## try-willow
Design ArbTop, start of the top module:
module ArbTop #(
    parameter   FIFO_DEPTH = 8,
    parameter   WIDTH = 64
)(
    input                       CLK,
    input                       ASynReset_N,
    input                       i_DataValid_A, i_DataValid_B, i_DataValid_C,
    input       [WIDTH-1:0]     i_DataIn_A,    i_DataIn_B,    i_DataIn_C,
    input                       i_DataGrant_D,
    output wire                 o_DataValid_D,
    output wire [WIDTH-1:0]     o_DataOut_D,
    output wire                 o_DataGrant_A, o_DataGrant_B, o_DataGrant_C
);
wire                SynReset_N;
wire  [2:0]         arb_req, arb_grant;
wire                PassA_DataVld, PassB_DataVld, PassC_DataVld;
wire  [WIDTH-1:0]   PassA_Data,    PassB_Data,    PassC_Data;
assign {o_DataGrant_C, o_DataGrant_B, o_DataGrant_A} = arb_grant;
assign o_DataValid_D = (PassA_DataVld || PassB_DataVld || PassC_DataVld);
assign o_DataOut_D = PassA_DataVld ? PassA_Data :
                     PassB_DataVld ? PassB_Data :
                     PassC_DataVld ? PassC_Data :
                     0;
RstGen u_RstGen(
    .clk        ( CLK           ),
    .asrst_n    ( ASynReset_N   ),
    .srst_n     ( SynReset_N    )
);
RoundRobinArbiter u_RoundRobinArbiter(
    .clk        ( CLK           ),
    .asrst      ( ~SynReset_N   ),
    .en         ( i_DataGrant_D ),
    .req_vld    ( arb_req       ),
    .o_grant    ( arb_grant     )
);
SyncFIFO_Bypass #(
    .DEPTH      ( FIFO_DEPTH    ),
    .WIDTH      ( WIDTH         )
) u_PassA (
    .CLK        ( CLK           ),
    .Reset      ( ~SynReset_N   ),
    .i_Grant    ( arb_grant[0]  ),
    .i_WrEn     ( i_DataValid_A ),
  ...
Size: ~1400 flip-flops, ~270 I/O pins, about 53000 sq um of cells after synthesis.
make LEC_CHECK=0 ABC_AREA=1 CAP_MARGIN=40 CELL_PAD_IN_SITES_DETAIL_PLACEMENT=1 CELL_PAD_IN_SITES_GLOBAL_PLACEMENT=2 CORE_MARGIN=5 CORE_UTILIZATION=40 CTS_CLUSTER_SIZE=67 GPL_ROUTABILITY_DRIVEN=1 HOLD_SLACK_MARGIN=0.07 SETUP_SLACK_MARGIN=1.16 SLEW_MARGIN=25 TNS_END_PERCENT=10 finish   # period 6.0 ns
run.sh (not shown) runs the stock make flow with config.mk's settings and CLKGATE_MAP_FILE=.
try-willow did not stop at any stage, and its layout met the timing, DRC and antenna checks.
--- input diff try-willow..try-maple ---
Settings: changing CORE_UTILIZATION from 40 to 66; changing SLEW_MARGIN from 25 to 20; changing CORE_MARGIN from 5 to 2; removing TNS_END_PERCENT (formerly 10); removing CTS_CLUSTER_SIZE (formerly 67); changing CAP_MARGIN from 40 to 20; removing CELL_PAD_IN_SITES_GLOBAL_PLACEMENT (formerly 2); removing SETUP_SLACK_MARGIN (formerly 1.16); removing HOLD_SLACK_MARGIN (formerly 0.07); removing CELL_PAD_IN_SITES_DETAIL_PLACEMENT (formerly 1); removing ABC_AREA (formerly 1); removing GPL_ROUTABILITY_DRIVEN (formerly 1); changing the clock period (ns, I/O delays scaled along) from 6.0 to 2.74.
## What came out
- Summary of try-willow and try-maple: one run falls short of a clean finish, namely try-maple.
- In try-maple the implementation completed, yet the final layout does not meet the checks, the culprit being negative setup slack.
- Compared to try-willow, try-maple has global-route usage 12 points higher.
- Compared with try-willow, in try-maple maximum VDD drop now sits higher, average detailed-routed wire length per instance increased by about 22% relative to the old numbers.
- Number of gates resized after CTS (lower): try-willow
- try-maple vs. try-willow: wire length went down by 22 mm.
- Against try-willow, Yosys chip area in try-maple fell slightly.
- Changes observed in try-maple relative to try-willow: part of the Yosys area used for sequential elements rose 1.4 points, flop-to-flop setup slack fell 2.22 ns, die area fell about 40%, share of power burned in combinational logic rose 2.4 points.
Edits applied to the flow inputs when going from try-maple to try-lagoon:
Settings: CORE_UTILIZATION changed from 66 to 30; the clock period (ns, I/O delays scaled along) changed from 2.74 to 8.97.
## What came out
- try-lagoon went all the way through synthesis, placement and routing and the layout is clean on timing, DRC and antenna.
- try-lagoon vs. try-maple: tightest hold margin decreased by 0.043 ns relative to the old numbers; standby leakage power decreased by about 9% relative to the old numbers; power decreased by about 70% relative to the old numbers.
- Compared with try-maple, in try-lagoon count of clock-net buffers in the final layout now sits higher; ratio of final minimum period to clock period fell 38 points; global-route wire length before repair went up; total routing resource utilization after global routing now smaller; final critical-path setup slack went up.
What try-juniper does differently from try-lagoon at the input level:
Settings: swapping 30 for 40 in CORE_UTILIZATION; putting SETUP_SLACK_MARGIN at -0.24 where nothing was set; swapping 8.97 for 4.93 in the clock period (ns, I/O delays scaled along).
Findings:
- Clock tree buffer count of the final layout is lower on try-juniper
- Compared with try-lagoon, in try-juniper worst hold slack saw an increase; sequential share of layout area saw an increase.
- On try-juniper: via count of the first global-routing pass is 552 lower than what try-lagoon gave.
- Between try-juniper and try-lagoon, the combinational group share of total power does not differ in any meaningful way.
- try-juniper against try-lagoon; total routed wirelength is down by a few percent.
- First element of the critical path: i_DataValid_B -> try-lagoon, u_PassB.i_Grant_reg -> try-juniper
- Sort try-lagoon and try-juniper by worst setup slack desc -> top: try-lagoon
- Sort try-lagoon and try-juniper by die area asc -> top: try-juniper

---

red:
Starting RTL as in the previous note.
==> flow/config.mk <==
export PLATFORM = sky130hd
export DESIGN_NAME = ArbTop
export DESIGN_NICKNAME = ArbTop
export VERILOG_FILES = /design/flow/design.v
export SDC_FILE = /design/flow/constraint.sdc
export NUM_CORES = 4
export LEC_CHECK = 0
export CAP_MARGIN = 40
export CORE_MARGIN = 2
export CORE_UTILIZATION = 72
export CTS_CLUSTER_SIZE = 18
export SETUP_SLACK_MARGIN = -0.21
export SLEW_MARGIN = 20
export TNS_END_PERCENT = 80
==> flow/constraint.sdc <==
create_clock -name core_clock -period 2.74 [get_ports {CLK}]
set_input_delay 0.5480 -clock core_clock [delete_from_list [all_inputs] [get_ports {CLK}]]
set_output_delay 0.5480 -clock core_clock [all_outputs]
set_load 0.01 [all_outputs]
Completing all stages was not enough for red: its layout failed the final checks because of negative setup slack.
> inputs changed (red -> blue)
# red
export LEC_CHECK = 0
export CAP_MARGIN = 40
export CORE_MARGIN = 2
export CORE_UTILIZATION = 72
export CTS_CLUSTER_SIZE = 18
export SETUP_SLACK_MARGIN = -0.21
export SLEW_MARGIN = 20
export TNS_END_PERCENT = 80
create_clock -name core_clock -period 2.74 [get_ports {CLK}]
# blue
export LEC_CHECK = 0
export CAP_MARGIN = 20
export CORE_MARGIN = 2
export CORE_UTILIZATION = 40
export SLEW_MARGIN = 20
create_clock -name core_clock -period 6.0 [get_ports {CLK}]
Findings:
blue: PASS, flow complete, no timing, DRC or antenna violations. blue vs red: global-route wire length before repair down in blue. Of blue and red, the run reporting the lower flop share of the area was red. Going from red to blue, the flip-flop and latch power was found to have gone down by 54%. Diff red..blue | synthesized instance count | unchanged.
[inputs] green vs blue
# blue
export LEC_CHECK = 0
export CAP_MARGIN = 20
export CORE_MARGIN = 2
export CORE_UTILIZATION = 40
export SLEW_MARGIN = 20
create_clock -name core_clock -period 6.0 [get_ports {CLK}]
# green
export LEC_CHECK = 0
export CAP_MARGIN = 20
export CORE_MARGIN = 2
export CORE_UTILIZATION = 67
export SLEW_MARGIN = 20
create_clock -name core_clock -period 2.74 [get_ports {CLK}]
### Flow results
Completing all stages was not enough for green: its layout failed the final checks because of negative setup slack. Looking at sequential share of layout area across blue and green, the one that comes out lower is green. Total power divided by cell area: green > blue. Detailed-route wire length on metal 1 came out lower on green than on blue. blue → green: count of filler cells inserted in the layout has decreased; vertical extent of the die has decreased; final cell count has decreased; maximum buffer depth of the clock tree has remained practically unchanged. blue → green: total cells reported by yosys after synthesis saw little to no change, cell area after layout rose by 5.4%, relative area change from synthesis to final layout picked up an extra 6.4 points, met2 usage in global routing rose by 24 points.
The following lists how orange was set up differently from green:
# green
export LEC_CHECK = 0
export CAP_MARGIN = 20
export CORE_MARGIN = 2
export CORE_UTILIZATION = 67
export SLEW_MARGIN = 20
create_clock -name core_clock -period 2.74 [get_ports {CLK}]
# orange
export LEC_CHECK = 0
export ABC_AREA = 0
export CAP_MARGIN = 40
export CORE_MARGIN = 2
export CORE_UTILIZATION = 72
export CTS_CLUSTER_DIAMETER = 77
export CTS_CLUSTER_SIZE = 17
export SETUP_SLACK_MARGIN = -0.28
export SLEW_MARGIN = 20
export TNS_END_PERCENT = 70
create_clock -name core_clock -period 2.74 [get_ports {CLK}]
[summary]
orange finished every stage; the final checks, however, were not passed, the failures being negative setup slack.
reg2reg as the type of the tightest min-delay check was reported by green, and in2async by orange.
Layout buffer count excluding clock buffers (higher): green
Going from green to orange, final instance area has decreased, clock network latency to the later pin of the worst-skew pair has decreased.
Between orange and green, the global-route wire length before repair is higher for green.
orange contains fewer vias than green.

---

## sierra
The RTL this note starts from:
==> flow/design.v <==
module RstGen(
    input           clk,
    input           asrst_n,
    output wire     srst_n
);
reg  asrst_n_d1, asrst_n_d2;
always @(posedge clk or negedge asrst_n) begin
    if (!asrst_n) begin
        asrst_n_d1 <= 1'b0;
        asrst_n_d2 <= 1'b0;
    end
    else begin
        asrst_n_d1 <= asrst_n;
        asrst_n_d2 <= asrst_n_d1;
    end
end
assign srst_n = asrst_n_d2;
endmodule
module RoundRobinArbiter(
    input wire clk,
    input wire asrst,            
    input wire en,
    input wire [2:0] req_vld,
    output reg [2:0] o_grant
);
reg [2:0] last_grant;            
always @(*) begin
    if (en)
        case (last_grant)
            'b001: begin
                if      (req_vld[1]) o_grant = 3'b010;
                else if (req_vld[2]) o_grant = 3'b100;
                else if (req_vld[0]) o_grant = 3'b001;
                else                 o_grant = 3'b000;
            end
            'b010: begin
                if      (req_vld[2]) o_grant = 3'b100;
                else if (req_vld[0]) o_grant = 3'b001;
                else if (req_vld[1]) o_grant = 3'b010;
                else                 o_grant = 3'b000;
            end
            'b100: begin
                if      (req_vld[0]) o_grant = 3'b001;
                else if (req_vld[1]) o_grant = 3'b010;
                else if (req_vld[2]) o_grant = 3'b100;
                else                 o_grant = 3'b000;
            end
            default: o_grant <= 3'b000;
        endcase
    else
        o_grant <= 3'b000;
end
always @(posedge clk or posedge asrst) begin
    if (asrst) last_grant <= 'b100;
    else if (en && (| req_vld)) begin
        last_grant <= o_grant;
    end
end
endmodule
module SyncFIFO #(
    parameter DEPTH = 192,
    parameter WIDTH = 8
)(
    input                           clk,
    input                           asrst,   
    input                           wren,    
    input           [WIDTH-1:0]     wrdata,  
    output   wire                   full,    
    input                           rden,    
    output   reg    [WIDTH-1:0]     rddata,  
    output   wire                   empty    
);
localparam ADDR_WIDTH = $clog2(DEPTH);       
reg  [WIDTH-1:0] mem [0:DEPTH-1];            
reg  [ADDR_WIDTH-1:0] wrptr;                 
reg  [ADDR_WIDTH-1:0] rdptr;
reg  [ADDR_WIDTH:0] cnt;                     
always @(posedge clk or posedge asrst) begin
    if (asrst) begin
        rdptr  <= 'd0;
        rddata <= 'd0;
    end 
    else if (rden && !empty) begin
        rddata <= mem[rdptr];
        if (rdptr < DEPTH - 1) 
            rdptr <= rdptr + 'd1;
        else rdptr <= 'd0;
    end
end
always @(posedge clk or posedge asrst) begin
    if (asrst) begin
        wrptr <= 'd0;
    end 
    else if (wren && !full) begin
        mem[wrptr] <= wrdata;
        if (wrptr < DEPTH - 1) 
            wrptr <= wrptr + 'd1;
        else wrptr <= 'd0;
    end
end
always @(posedge clk or posedge asrst) begin
    if (asrst) 
        cnt <= 'd0;
    else if ((wren && !full) && !(rden && !empty))
        cnt <= cnt + 'd1;
    else if (!(wren && !full) && (rden && !empty))
        cnt <= cnt - 'd1;
end
assign full = (cnt == DEPTH);
assign empty = (cnt == 0);
endmodule
module SyncFIFO_Bypass #(
    parameter   DEPTH = 8,
    parameter   WIDTH = 64
)(
    input                       CLK,
    input                       Reset,       
    input                       i_WrEn,      
    input       [WIDTH-1:0]     i_WrData,    
    output wire                 o_Valid,     
    output wire [WIDTH-1:0]     o_Data,
    input                       i_Grant,
    output wire                 o_Grant
);
wire                    fifo_wren, fifo_rden;
wire                    fifo_empty;
wire  [WIDTH-1:0]       fifo_wrdata, fifo_rddata;
reg   [WIDTH-1:0]       i_WrData_reg;        
reg                     i_Grant_reg;         
reg                     fifo_empty_reg;      
always @(posedge CLK) begin
    i_WrData_reg <= i_WrData;
    i_Grant_reg  <= i_Grant;
    fifo_empty_reg <= fifo_empty;
end
assign o_Valid = i_Grant_reg;
assign fifo_wren = (i_WrEn && i_Grant && fifo_empty) ? 0 : i_WrEn;
assign fifo_wrdata = i_WrData;
assign fifo_rden = i_Grant;
assign o_Grant = fifo_empty ? i_WrEn : 1;
assign o_Data  = (i_Grant_reg && fifo_empty_reg) ? i_WrData_reg : fifo_rddata;
SyncFIFO #(
    .DEPTH      ( DEPTH         ),
    .WIDTH      ( WIDTH         )
)u_SyncFIFO(
    .clk        ( CLK           ),
    .asrst      ( Reset         ),
    .wren       ( fifo_wren     ),
    .wrdata     ( fifo_wrdata   ),
    .full       (               ),
    .rden       ( fifo_rden     ),
    .rddata     ( fifo_rddata   ),
    .empty      ( fifo_empty    )
);
endmodule
module PassC #(
    parameter WIDTH = 8
)(
    input                       CLK,
    input                       Reset,       
    input                       i_WrEn,      
    input       [WIDTH-1:0]     i_WrData,    
    output reg                  o_Valid,     
    output reg  [WIDTH-1:0]     o_Data,
    input                       i_Grant,
    output wire                 o_Grant
);
assign o_Grant = i_WrEn;
always @(posedge CLK or posedge Reset) begin
    if (Reset)
        o_Valid <= 'd0;
    else
        o_Valid <= i_Grant;
end
always @(posedge CLK or posedge Reset) begin
    if (Reset)
        o_Data  <= 'd0;
    else if (i_Grant)
        o_Data  <= i_WrData;
end
endmodule
module ArbTop #(
    parameter   FIFO_DEPTH = 8,
    parameter   WIDTH = 64
)(
    input                       CLK,
    input                       ASynReset_N,
    input                       i_DataValid_A, i_DataValid_B, i_DataValid_C,
    input       [WIDTH-1:0]     i_DataIn_A,    i_DataIn_B,    i_DataIn_C,
    input                       i_DataGrant_D,
    output wire                 o_DataValid_D,
    output wire [WIDTH-1:0]     o_DataOut_D,
    output wire                 o_DataGrant_A, o_DataGrant_B, o_DataGrant_C
);
wire                SynReset_N;
wire  [2:0]         arb_req, arb_grant;
wire                PassA_DataVld, PassB_DataVld, PassC_DataVld;
wire  [WIDTH-1:0]   PassA_Data,    PassB_Data,    PassC_Data;
assign {o_DataGrant_C, o_DataGrant_B, o_DataGrant_A} = arb_grant;
assign o_DataValid_D = (PassA_DataVld || PassB_DataVld || PassC_DataVld);
assign o_DataOut_D = PassA_DataVld ? PassA_Data :
                     PassB_DataVld ? PassB_Data :
                     PassC_DataVld ? PassC_Data :
                     0;
RstGen u_RstGen(
    .clk        ( CLK           ),
    .asrst_n    ( ASynReset_N   ),
    .srst_n     ( SynReset_N    )
);
RoundRobinArbiter u_RoundRobinArbiter(
    .clk        ( CLK           ),
    .asrst      ( ~SynReset_N   ),
    .en         ( i_DataGrant_D ),
    .req_vld    ( arb_req       ),
    .o_grant    ( arb_grant     )
);
SyncFIFO_Bypass #(
    .DEPTH      ( FIFO_DEPTH    ),
    .WIDTH      ( WIDTH         )
) u_PassA (
    .CLK        ( CLK           ),
    .Reset      ( ~SynReset_N   ),
    .i_Grant    ( arb_grant[0]  ),
    .i_WrEn     ( i_DataValid_A ),
    .i_WrData   ( i_DataIn_A    ),
    .o_Grant    ( arb_req[0]    ),
    .o_Valid    ( PassA_DataVld ),
    .o_Data     ( PassA_Data    )
);
SyncFIFO_Bypass #(
    .DEPTH      ( FIFO_DEPTH    ),
    .WIDTH      ( WIDTH         )
) u_PassB (
    .CLK        ( CLK           ),
    .Reset      ( ~SynReset_N   ),
    .i_Grant    ( arb_grant[1]  ),
    .i_WrEn     ( i_DataValid_B ),
    .i_WrData   ( i_DataIn_B    ),
    .o_Grant    ( arb_req[1]    ),
    .o_Valid    ( PassB_DataVld ),
    .o_Data     ( PassB_Data    )
);
PassC #(
    .WIDTH      ( WIDTH         )
)u_PassC (
    .CLK        ( CLK           ),
    .Reset      ( ~SynReset_N   ),
    .i_Grant    ( arb_grant[2]  ),
    .i_WrEn     ( i_DataValid_C ),
    .i_WrData   ( i_DataIn_C    ),
    .o_Grant    ( arb_req[2]    ),
    .o_Valid    ( PassC_DataVld ),
    .o_Data     ( PassC_Data    )
);
endmodule
Settings: LEC_CHECK=0, CAP_MARGIN=15, CELL_PAD_IN_SITES_DETAIL_PLACEMENT=2, CORE_ASPECT_RATIO=0.74, CORE_MARGIN=2, CORE_UTILIZATION=72, CTS_CLUSTER_SIZE=51, GPL_ROUTABILITY_DRIVEN=1, PLACE_DENSITY_LB_ADDON=0.14, SETUP_SLACK_MARGIN=-0.67, SLEW_MARGIN=20, TNS_END_PERCENT=35; clock period 7.2 ns.
sierra did not finish: a tool error stopped it during detailed placement (3_5_place_dp).
diff inputs: sierra => xenon
# sierra
export LEC_CHECK = 0
export CAP_MARGIN = 15
export CELL_PAD_IN_SITES_DETAIL_PLACEMENT = 2
export CORE_ASPECT_RATIO = 0.74
export CORE_MARGIN = 2
export CORE_UTILIZATION = 72
export CTS_CLUSTER_SIZE = 51
export GPL_ROUTABILITY_DRIVEN = 1
export PLACE_DENSITY_LB_ADDON = 0.14
export SETUP_SLACK_MARGIN = -0.67
export SLEW_MARGIN = 20
export TNS_END_PERCENT = 35
create_clock -name core_clock -period 7.2 [get_ports {CLK}]
# xenon
export LEC_CHECK = 0
export CAP_MARGIN = 20
export CORE_MARGIN = 2
export CORE_UTILIZATION = 40
export SLEW_MARGIN = 20
create_clock -name core_clock -period 4.93 [get_ports {CLK}]
==> results <==
xenon finished every stage and its layout cleared the timing, DRC and antenna checks.
The routability congestion estimate in xenon was lower than what sierra gave.
Summary of xenon over sierra: standard-cell row count increased by 48 relative to the old numbers, core area picked up an extra 0.058 mm^2, count of state elements after synthesis has remained practically unchanged.
Against sierra as the reference, xenon delivers a higher width of the chip.
Going from sierra to xenon, number of top-level pins closely matched the old numbers, number of synthesized flops with an enable pin closely matched the old numbers.
> inputs changed (xenon -> garnet)
# xenon
export LEC_CHECK = 0
export CAP_MARGIN = 20
export CORE_MARGIN = 2
export CORE_UTILIZATION = 40
export SLEW_MARGIN = 20
create_clock -name core_clock -period 4.93 [get_ports {CLK}]
# garnet
export LEC_CHECK = 0
export CAP_MARGIN = 20
export CORE_MARGIN = 2
export CORE_UTILIZATION = 68
export SLEW_MARGIN = 20
create_clock -name core_clock -period 3.15 [get_ports {CLK}]
==> comparison <==
- In garnet the implementation ran to completion but is not tape-out ready, as the final checks report setup timing.
- Comparing longest individual stage delay on the worst path for garnet and xenon, the bigger number came from xenon.
- garnet reports its worst min-delay path category as primary input to asynchronous set/reset pin while xenon reports flip-flop to asynchronous set/reset pin.
- Changes observed in garnet relative to xenon: final area rose by 3.0%; floorplan core density went up by 28 points; fill cell total of the finished layout down 7496; logic depth of the worst setup path including buffers has increased.
- Launching instance or port of the critical path = u_PassA.u_SyncFIFO.cnt[3]: xenon; launching instance or port of the critical path = u_PassB.fifo_empty_reg: garnet
- Clock skew is higher on garnet
No activity file was given, so power comes from the tool's default toggle rates.
